## wip/yarrow
==> flow/design.v (excerpt) <==
module vedic_mult8_reg (
  input  wire        clk,
  input  wire [7:0]  a,
  input  wire [7:0]  b,
  output reg  [15:0] p
);
  reg  [7:0]  a_q, b_q;
  wire [15:0] prod;
  bit_8_vedic u_mult (.in1(a_q), .in2(b_q), .out(prod));
  always @(posedge clk) begin
    a_q <= a;
    b_q <= b;
    p   <= prod;
  end
endmodule
Settings: LEC_CHECK=0, CAP_MARGIN=10, CORE_MARGIN=2, CORE_UTILIZATION=72, CTS_CLUSTER_SIZE=15, SLEW_MARGIN=20; clock period 2.54 ns.
run.sh (not shown) runs the stock make flow with config.mk's settings and CLKGATE_MAP_FILE=.
wip/yarrow did not make it past 3_5_place_dp, where a tool error ended it.
Input changes introduced in wip/tundra (baseline for comparison: wip/yarrow):
- an added SETUP_SLACK_MARGIN of -0.31
- a change of CAP_MARGIN from 10 to 40
- a deleted CTS_CLUSTER_SIZE that had been 15
- an added CTS_CLUSTER_DIAMETER of 97
- a change of the clock period (ns, I/O delays scaled along) from 2.54 to 4.66
--- outcome ---
No final results exist for wip/tundra, since it was stopped by error GRT-0232 during 5_1_grt.
wip/yarrow → wip/tundra: final weighted congestion in routability-driven placement saw an increase, vertical die dimension essentially unchanged, post-synth area from yosys stat essentially unchanged, die area stayed essentially flat.
As far as number of buffers added on ports goes, wip/tundra and wip/yarrow are indistinguishable; the numbers are identical.
Diff wip/yarrow..wip/tundra | area of the mapped netlist | unchanged
Input-level comparison between wip/raven and wip/tundra:
- a deleted CTS_CLUSTER_DIAMETER that had been 97
- a change of CAP_MARGIN from 40 to 20
- a deleted SETUP_SLACK_MARGIN that had been -0.31
- a change of CORE_UTILIZATION from 72 to 21
- a change of the clock period (ns, I/O delays scaled along) from 4.66 to 4.95
### Flow results
The final report for wip/raven shows a completed flow and a layout that fails verification, specifically setup timing. Reported for wip/raven and wip/tundra, complex-gate fraction of the synthesized area turned out identical to the last digit. In the flow results for wip/raven and wip/tundra, the post-cts gate resize count is smaller on wip/raven. Summary: with wip/tundra as the reference, half-perimeter wire length of the detailed placement result in wip/raven moved down by a few percent. NOTE placeable core area wip/tundra->wip/raven increased by more than 100%. In wip/raven, die size is higher than in wip/tundra.
Input-level comparison between wip/nickel and wip/raven:
- swapping 21 for 64 in CORE_UTILIZATION
- swapping 4.95 for 3.44 in the clock period (ns, I/O delays scaled along)
### Flow results
- wip/nickel did not run to completion, as it errored out during 5_1_grt.
- From wip/raven to wip/nickel the numbers moved as follows: xor and xnor fraction of the mapped netlist area closely matched the old numbers; number of buffers added for setup after CTS went up by 6.
- wip/nickel vs. wip/raven: number of core rows went down by 44%.
- Cell resize tally after clock tree synthesis up 17 in wip/nickel wrt wip/raven
- Diff wip/raven -> wip/nickel: total core area fell by about 70%; area enclosed by the die boundary fell by 66%.

---

The RTL this note starts from:
==> flow/design.v <==
module vedic_mult8_reg (
  input  wire        clk,
  input  wire [7:0]  a,
  input  wire [7:0]  b,
  output reg  [15:0] p
);
  reg  [7:0]  a_q, b_q;
  wire [15:0] prod;
  bit_8_vedic u_mult (.in1(a_q), .in2(b_q), .out(prod));
  always @(posedge clk) begin
    a_q <= a;
    b_q <= b;
    p   <= prod;
  end
endmodule

`timescale 1ns / 1ps
module bit_2_vedic(in1,in2,out);
input [1:0] in1,in2;
output [3:0] out;
wire pp1,pp2,pp3,pp4;
assign pp1=in1[0]&in2[0];
assign pp2=in1[1]&in2[0];
assign pp3=in1[0]&in2[1];
assign pp4=in1[1]&in2[1];
assign out=pp1+{pp2,1'b0}+{pp3,1'b0}+{pp4,2'b00};
endmodule
`timescale 1ns / 1ps
module bit_4_vedic(in1,in2,out);
input [3:0] in1,in2;
output [7:0] out;
wire [3:0] pp1,pp2,pp3,pp4;
bit_2_vedic b1(in1[1:0],in2[1:0],pp1);
bit_2_vedic b2(in1[1:0],in2[3:2],pp2);
bit_2_vedic b3(in1[3:2],in2[1:0],pp3);
bit_2_vedic b4(in1[3:2],in2[3:2],pp4);
assign out=pp1+{pp2,2'b00}+{pp3,2'b00}+{pp4,4'b0000};
endmodule
`timescale 1ns / 1ps
module bit_8_vedic(in1,in2,out);
input [7:0] in1,in2;
output [15:0] out;
wire [7:0] pp1,pp2,pp3,pp4;
bit_4_vedic a1(in1[3:0],in2[3:0],pp1);
bit_4_vedic a2(in1[3:0],in2[7:4],pp2);
bit_4_vedic a3(in1[7:4],in2[3:0],pp3);
bit_4_vedic a4(in1[7:4],in2[7:4],pp4);
assign out=pp1+{pp2,4'b0000}+{pp3,4'b0000}+{pp4,8'b00000000};
endmodule
clock: 4.68 ns
lec_check: 0
cap_margin: 35
core_margin: 2
core_utilization: 68
cts_cluster_diameter: 85
gpl_routability_driven: 1
gpl_timing_driven: 1
hold_slack_margin: -0.06
setup_slack_margin: -0.09
slew_margin: 20
The starting point produced a layout that fails on setup timing.
Next try:
- CORE_UTILIZATION: 68 -> 72
- CTS_CLUSTER_DIAMETER: 85 -> 90
- HOLD_SLACK_MARGIN: -0.06 -> -0.08
- PLACE_DENSITY: unset -> 0.64
The new run stopped in clock tree synthesis on DPL-0038. Area after synthesis stays the same. Synthesized cell count is unchanged. Die area is lower by 5.3%.
Next try:
- CORE_UTILIZATION: 72 -> 68
- PLACE_DENSITY: 0.64 -> unset
- The new run reached the layout checks and failed them: setup timing
- die size grows by 5.5%
- area after synthesis is unchanged
- synthesized cell count is unchanged
Next try:
- CAP_MARGIN: 35 -> 20
- CTS_CLUSTER_DIAMETER: 90 -> unset
- GPL_ROUTABILITY_DRIVEN: 1 -> unset
- GPL_TIMING_DRIVEN: 1 -> unset
- HOLD_SLACK_MARGIN: -0.08 -> unset
- SETUP_SLACK_MARGIN: -0.09 -> -0.32
- clock period: 4.68 -> 4.7 ns (I/O delays scaled with it)
Outcome:
- The new run completed, yet does not pass: setup timing
- cell area goes down by about 4.3%
- via count drops by about 14%
- global-route usage went down by 7.4 points
- fmax rose by about 0.9%
- count of clock-buffer cells in the layout came out lower by 2
- die size is unchanged
Next try:
- CORE_UTILIZATION: 68 -> 65
- SETUP_SLACK_MARGIN: -0.32 -> unset
- clock period: 4.7 -> 2.54 ns (I/O delays scaled with it)
Now the flow ended with an error in global routing with GRT-0232.
Synthesized cell count stays the same.
Die area came out higher by a few percent.
Area after synthesis is unchanged.

---

Setup of job 3451:
RTL: the design.v shown in full above, as it stands there.
clock: 5.1 ns
lec_check: 0
abc_area: 1
cap_margin: 20
cell_pad_in_sites_global_placement: 3
core_aspect_ratio: 0.5
core_margin: 2
core_utilization: 40
cts_cluster_diameter: 310
cts_cluster_size: 87
hold_slack_margin: 0.3
place_density_lb_addon: 0.01
setup_slack_margin: -0.26
slew_margin: 20
tns_end_percent: 5
The following lists how job 6499 was set up differently from job 3451:
Settings: SLEW_MARGIN changed from 20 to 30; GPL_TIMING_DRIVEN newly set to 1; CTS_CLUSTER_DIAMETER changed from 310 to 311; GPL_ROUTABILITY_DRIVEN newly set to 0; CTS_CLUSTER_SIZE removed (was 87); PLACE_DENSITY_LB_ADDON changed from 0.01 to 0.22; MIN_ROUTING_LAYER newly set to met2; TNS_END_PERCENT changed from 5 to 80; CORE_MARGIN changed from 2 to 10; CORE_ASPECT_RATIO removed (was 0.5); CELL_PAD_IN_SITES_GLOBAL_PLACEMENT removed (was 3); SETUP_SLACK_MARGIN removed (was -0.26); HOLD_SLACK_MARGIN changed from 0.3 to -0.03.
Results
- Any difference in critical path required time between job 3451 and job 6499 is small enough to ignore.
- Compared with job 3451, job 6499 shows a smallest setup slack after layout that is 170 ps higher.
- Job 6499 ends up with a transition time of the tightest slew-check pin that is 81 ps lower than in job 3451.
- Compared with job 3451, job 6499 shows a higher final layout net count.
- Summary: clock skew, job 6499 worse than job 3451
- Compared with job 3451, job 6499 shows critical path data arrival time lower by 160 ps.
Inputs modified between job 6499 and job 9629:
Settings: CORE_MARGIN now 9, was 10; MIN_ROUTING_LAYER now met1, was met2; SLEW_MARGIN now 0, was 30.
[summary]
When job 9629 is measured against job 6499, its final period utilization turns out 0.76 points lower.
Min cell depth of the worst setup path across job 6499 and job 9629: job 6499
Max sequential power share across job 6499 and job 9629: job 9629
Of job 9629 and job 6499, it is job 9629 that has the higher global-route met2 utilization.
Of job 6499 and job 9629, the higher overall power after layout belongs to job 6499.
Relative to job 6499, total detailed-routing wirelength decreased by 390 microns in job 9629.
Diff job 6499 -> job 9629 | maximum frequency | up slightly
Post-layout minimum cycle time: job 9629 better than job 6499

---

Setup of build 37:
// vedic_mult8_reg: RTL as listed in full above, without the edits since
clock: 5.1 ns
lec_check: 0
abc_area: 1
cap_margin: 20
cell_pad_in_sites_global_placement: 2
core_aspect_ratio: 0.5
core_margin: 2
core_utilization: 40
cts_cluster_diameter: 310
cts_cluster_size: 87
place_density_lb_addon: 0.01
slew_margin: 20
tns_end_percent: 5
Build 37 did not stop at any stage, and its layout met the timing, design-rule and antenna checks.
Input-level comparison between build 51 and build 37:
Settings: removing CTS_CLUSTER_SIZE (formerly 87); changing CORE_UTILIZATION from 40 to 62; removing PLACE_DENSITY_LB_ADDON (formerly 0.01); removing CELL_PAD_IN_SITES_GLOBAL_PLACEMENT (formerly 2); removing TNS_END_PERCENT (formerly 5); removing ABC_AREA (formerly 1); removing CORE_ASPECT_RATIO (formerly 0.5); removing CTS_CLUSTER_DIAMETER (formerly 310); changing the clock period (ns, I/O delays scaled along) from 5.1 to 4.58.
### Flow results
Build 51: all stages done; final checks FAILED (setup timing). Between build 51 and build 37, number of global-route vias before repair is lower for build 37, build 51 comes in above that. Build 51 vs build 37: number of DRC markers after the initial detailed-route iteration down. Build 37 tops out at a higher clock frequency than build 51. Looking at synthesized cell count across build 51 and build 37, the one that comes out lower is build 51. Largest net degree at the start of global routing was lower in build 51 than in build 37.
> inputs changed (build 51 -> build 68)
Settings: ABC_AREA: unset -> 1; CORE_UTILIZATION: 62 -> 40; GPL_TIMING_DRIVEN: unset -> 0; GPL_ROUTABILITY_DRIVEN: unset -> 0; the clock period (ns, I/O delays scaled along): 4.58 -> 5.1.
--- outcome ---
Of build 51 and build 68, only build 68 finishes the flow clean.
Per the comparison of build 68 with build 51, register-to-register slack increased by 0.58 ns relative to the old numbers; combinational power decreased by 39% relative to the old numbers; power density over cell area decreased by 25% relative to the old numbers.
## Diff of input files: build 41 against build 68
Settings: GPL_TIMING_DRIVEN: 0 -> 1; HOLD_SLACK_MARGIN: unset -> -0.03; ABC_AREA: 1 -> 0.
==> results <==
Diff build 41 and build 68: final worst setup slack higher in build 68
The lower transition time of the tightest slew-check pin came out of build 41.
Build 41 vs build 68: total routing resource utilization after global routing up in build 41
Clock-buffer cell count for build 41: 1 down relative to build 68
Measured against each other, build 41 and build 68 differ in critical path depth, the lower figure coming from build 41.
Build 41 against build 68: first-iteration DRC count now sits higher, simple-gate share of the synthesized area now sits lower.
Sort build 41 and build 68 by sequential share of layout area, ascending, and build 41 comes first.
NOTE: final critical path time including I/O delays and setup in build 41 exceeds that of build 68
Row clock skew: build 41 lower / build 68 higher
Measured against build 41, the overall power of the completed layout of build 68 comes out at 0.887 times the reference value.
The inputs of build 82 differ from those of build 41 as listed below.
Settings: setting CORE_ASPECT_RATIO to 1.39 for the first time; changing ABC_AREA from 0 to 1; setting TNS_END_PERCENT to 5 for the first time; setting CTS_CLUSTER_DIAMETER to 310 for the first time; changing HOLD_SLACK_MARGIN from -0.03 to 0.3; setting PLACE_DENSITY_LB_ADDON to 0.01 for the first time; setting SETUP_SLACK_MARGIN to -0.26 for the first time; setting CTS_CLUSTER_SIZE to 87 for the first time; changing CORE_MARGIN from 2 to 7; setting CELL_PAD_IN_SITES_GLOBAL_PLACEMENT to 3 for the first time; removing GPL_TIMING_DRIVEN (formerly 1); removing GPL_ROUTABILITY_DRIVEN (formerly 0).
### Flow results
As of build 82, number of non-clock inverters had risen by more than half compared to build 41. Looking at count of instances resized after the clock tree is built, build 82 sits below build 41. Of build 41 and build 82, build 41 shows the lower clock share of power, with build 82 above it. Between build 41 and build 82, final critical-path required period increased. Build 82 against build 41: critical path arrival +0.05 ns; total power -0.11 mW. Count of cell instances traversed by the critical path for build 82: 9 up relative to build 41. What build 82 reported for die size has to be multiplied by 0.78 to get the figure for build 41. When the final numbers for build 41 and build 82 were put side by side, the setup slack turned out to be greater in build 41. Diff build 41 -> build 82: cell area after layout went down, overall routing resource usage went down.

---

RTL: the design.v shown in full above, as it stands there.
clock: 4.95 ns
lec_check: 0
cap_margin: 20
core_margin: 2
core_utilization: 40
slew_margin: 20
==> next run, changes <==
--- a/flow/config.mk
+++ b/flow/config.mk
@@ -8 +8 @@
-export CAP_MARGIN = 20
+export CAP_MARGIN = 5
@@ -10 +10,2 @@
-export CORE_UTILIZATION = 40
+export CORE_UTILIZATION = 72
+export CTS_CLUSTER_SIZE = 15
==> flow/constraint.sdc (replaced) <==
create_clock -name core_clock -period 2.87 [get_ports {clk}]
set_input_delay 0.5740 -clock core_clock [delete_from_list [all_inputs] [get_ports {clk}]]
set_output_delay 0.5740 -clock core_clock [all_outputs]
set_load 0.01 [all_outputs]
Result: The changed run aborted during 3_5_place_dp (DPL-0033). Die area came out lower by 43%. Synthesized area stays the same. Synthesized cell count does not change.
==> next run, changes <==
--- a/flow/config.mk
+++ b/flow/config.mk
@@ -8 +8,2 @@
-export CAP_MARGIN = 5
+export ABC_AREA = 0
+export CAP_MARGIN = 35
@@ -10,2 +11,2 @@
-export CORE_UTILIZATION = 72
-export CTS_CLUSTER_SIZE = 15
+export CORE_UTILIZATION = 66
+export SETUP_SLACK_MARGIN = 1.17
==> flow/constraint.sdc (replaced) <==
create_clock -name core_clock -period 4.4 [get_ports {clk}]
set_input_delay 0.8800 -clock core_clock [delete_from_list [all_inputs] [get_ports {clk}]]
set_output_delay 0.8800 -clock core_clock [all_outputs]
set_load 0.01 [all_outputs]
=> The changed run did not get past 5_1_grt with GRT-0232; area after synthesis stays the same; synthesized cell count is unchanged; die size rises by 8.6%.

---

RTL: the design.v shown in full above, as it stands there.
clock: 3.19 ns
lec_check: 0
abc_area: 1
cap_margin: 40
cell_pad_in_sites_detail_placement: 1
core_margin: 8
core_utilization: 40
gpl_timing_driven: 0
max_routing_layer: met4
min_routing_layer: met2
setup_slack_margin: -0.29
slew_margin: 10
tns_end_percent: 45
The baseline finished but fails on negative setup slack.
==> next run, changes <==
- CELL_PAD_IN_SITES_GLOBAL_PLACEMENT: not set -> 3
- CORE_ASPECT_RATIO: not set -> 1.59
- CTS_CLUSTER_SIZE: not set -> 53
- SETUP_SLACK_MARGIN: -0.29 -> 0.04
- TNS_END_PERCENT: 45 -> 50
=>
- Now the flow failed in global placement (3_3_place_gp) (GPL-0301)
- die area increases by 0.68%
- synthesized area is unchanged
- synthesized cell count stays the same
==> next run, changes <==
- ABC_AREA: 1 -> not set
- CAP_MARGIN: 40 -> 20
- CELL_PAD_IN_SITES_DETAIL_PLACEMENT: 1 -> not set
- CELL_PAD_IN_SITES_GLOBAL_PLACEMENT: 3 -> not set
- CORE_ASPECT_RATIO: 1.59 -> not set
- CORE_MARGIN: 8 -> 2
- CTS_CLUSTER_SIZE: 53 -> not set
- GPL_TIMING_DRIVEN: 0 -> not set
- MAX_ROUTING_LAYER: met4 -> not set
- MIN_ROUTING_LAYER: met2 -> not set
- SETUP_SLACK_MARGIN: 0.04 -> not set
- SLEW_MARGIN: 10 -> 20
- TNS_END_PERCENT: 50 -> not set
- clock period: 3.19 -> 5.1 ns (I/O delays scaled with it)
After rerunning: The changed run finished with timing, DRC and antenna clean. Area after synthesis came out lower by 5.5%. Die area came out lower by 26%. Synthesized cell count came out lower by 24%.

---

job 5957:
RTL: the design.v shown in full above, as it stands there.
clock: 2.9 ns
lec_check: 0
abc_area: 1
cap_margin: 40
core_aspect_ratio: 0.68
core_margin: 2
core_utilization: 72
cts_cluster_diameter: 374
cts_cluster_size: 99
hold_slack_margin: -0.08
place_density: 0.38
setup_slack_margin: 0.23
slew_margin: 20
tns_end_percent: 15
Status(job 5957) = ERROR, stage = clock tree synthesis (4_1_cts)
Here is what was changed in the inputs of job 6668 compared with job 5957.
- swapping 374 for 95 in CTS_CLUSTER_DIAMETER
- clearing TNS_END_PERCENT, which used to be 15
- clearing PLACE_DENSITY, which used to be 0.38
- clearing ABC_AREA, which used to be 1
- clearing CTS_CLUSTER_SIZE, which used to be 99
- swapping 40 for 0 in CAP_MARGIN
- clearing CORE_ASPECT_RATIO, which used to be 0.68
- clearing HOLD_SLACK_MARGIN, which used to be -0.08
- swapping 0.23 for -0.31 in SETUP_SLACK_MARGIN
- swapping 2.9 for 4.66 in the clock period (ns, I/O delays scaled along)
[summary]
Pre-CTS setup slack: job 6668 vs job 5957 up 1400 ps
Higher xor/xnor share of the synthesized area among job 5957 and job 6668: job 6668
Job 6668 did not finish; the tool stopped in global routing (5_1_grt) with error GRT-0232.
Job 6668 vs job 5957 — synthesized cell count dropped 109.
Compound-gate portion of the synthesized area in job 6668 vs job 5957: up 5.4 points
On adder and majority gate portion of the synthesized area: between job 5957 and job 6668, it ends up lower for job 5957.
Detailed-placement wirelength estimate went down by more than a quarter going from job 5957 to job 6668.
When job 6668 is set beside job 5957, its synthesized area turns out to be 5.5% smaller.
[inputs] job 9362 vs job 6668
- an added CTS_CLUSTER_SIZE of 98
- a change of CTS_CLUSTER_DIAMETER from 95 to 371
- an added ABC_AREA of 1
- a deleted SETUP_SLACK_MARGIN that had been -0.31
- a change of CAP_MARGIN from 0 to 20
- a change of the clock period (ns, I/O delays scaled along) from 4.66 to 5.01
Apart from job 6668, each of job 9362 and job 6668 ends the flow with a layout that passes the timing, design-rule and antenna checks. Job 6668 | ERROR | global routing (5_1_grt). Post-synthesis cell type count: job 9362 < job 6668. [compare] base=job 6668 new=job 9362: post-CTS resize count lost 18, floorplan die width picked up an extra about 2.7%, routability congestion estimate from global placement lost about 0.46%, area fraction in and, or, nand and nor cells picked up an extra 1.2 points. Area figure in the yosys stat output ended up 190 sq um higher on job 9362 than on job 6668. Relative to job 6668, xor and xnor fraction of the mapped netlist area has decreased by 0.89 points in job 9362.
Inputs modified between job 9362 and job 9682:
- an added PLACE_DENSITY of 0.39
- an added SETUP_SLACK_MARGIN of 1.1
- an added TNS_END_PERCENT of 10
[summary]
Between job 9682 and job 9362, it is job 9682 whose arrival time of the worst setup path is lower, by 30 ps. | layout buffer count excluding clock buffers | higher: job 9682 |. Job 9682 vs job 9362 — detailed-route vias per instance climbed by a little under 10%. When the final numbers for job 9362 and job 9682 were put side by side, the growth of design area from synthesis to finish turned out to be greater in job 9682. There was hardly any difference in gate count of the mapped netlist between job 9682 and job 9362. The final reports for job 9682 and job 9362 show design area higher in the former. On sequential share of cell area, job 9362 and job 9682 are basically level. Delta (job 9682 minus job 9362): sum of internal, switching and leakage power climbed 27 uW, width of the die barely changed, total area of sequential cells climbed 2.5%.
Here is what was changed in the inputs of job 1937 compared with job 9682.
- clearing TNS_END_PERCENT, which used to be 10
- swapping 1.1 for -0.31 in SETUP_SLACK_MARGIN
- clearing CTS_CLUSTER_DIAMETER, which used to be 371
- swapping 72 for 68 in CORE_UTILIZATION
- clearing ABC_AREA, which used to be 1
- clearing CTS_CLUSTER_SIZE, which used to be 98
- clearing PLACE_DENSITY, which used to be 0.39
- swapping 5.01 for 4.66 in the clock period (ns, I/O delays scaled along)
==> results <==
- Job 1937: all stages done; final checks FAILED (setup timing).
- Yosys stat cell total on job 1937 is down relative to job 9682.
- Sequential power, job 9682 and job 1937, higher one = job 1937.
- Chip width delta (job 9682 -> job 1937): insignificant
- Looking at worst setup slack across job 9682 and job 1937, the one that comes out higher is job 9682.
- When job 1937 is measured against job 9682, its total power turns out about 23% higher.
- Job 9682 has lower final area than job 1937.
Power figures rest on the tool's default switching activity, not on a simulated workload.
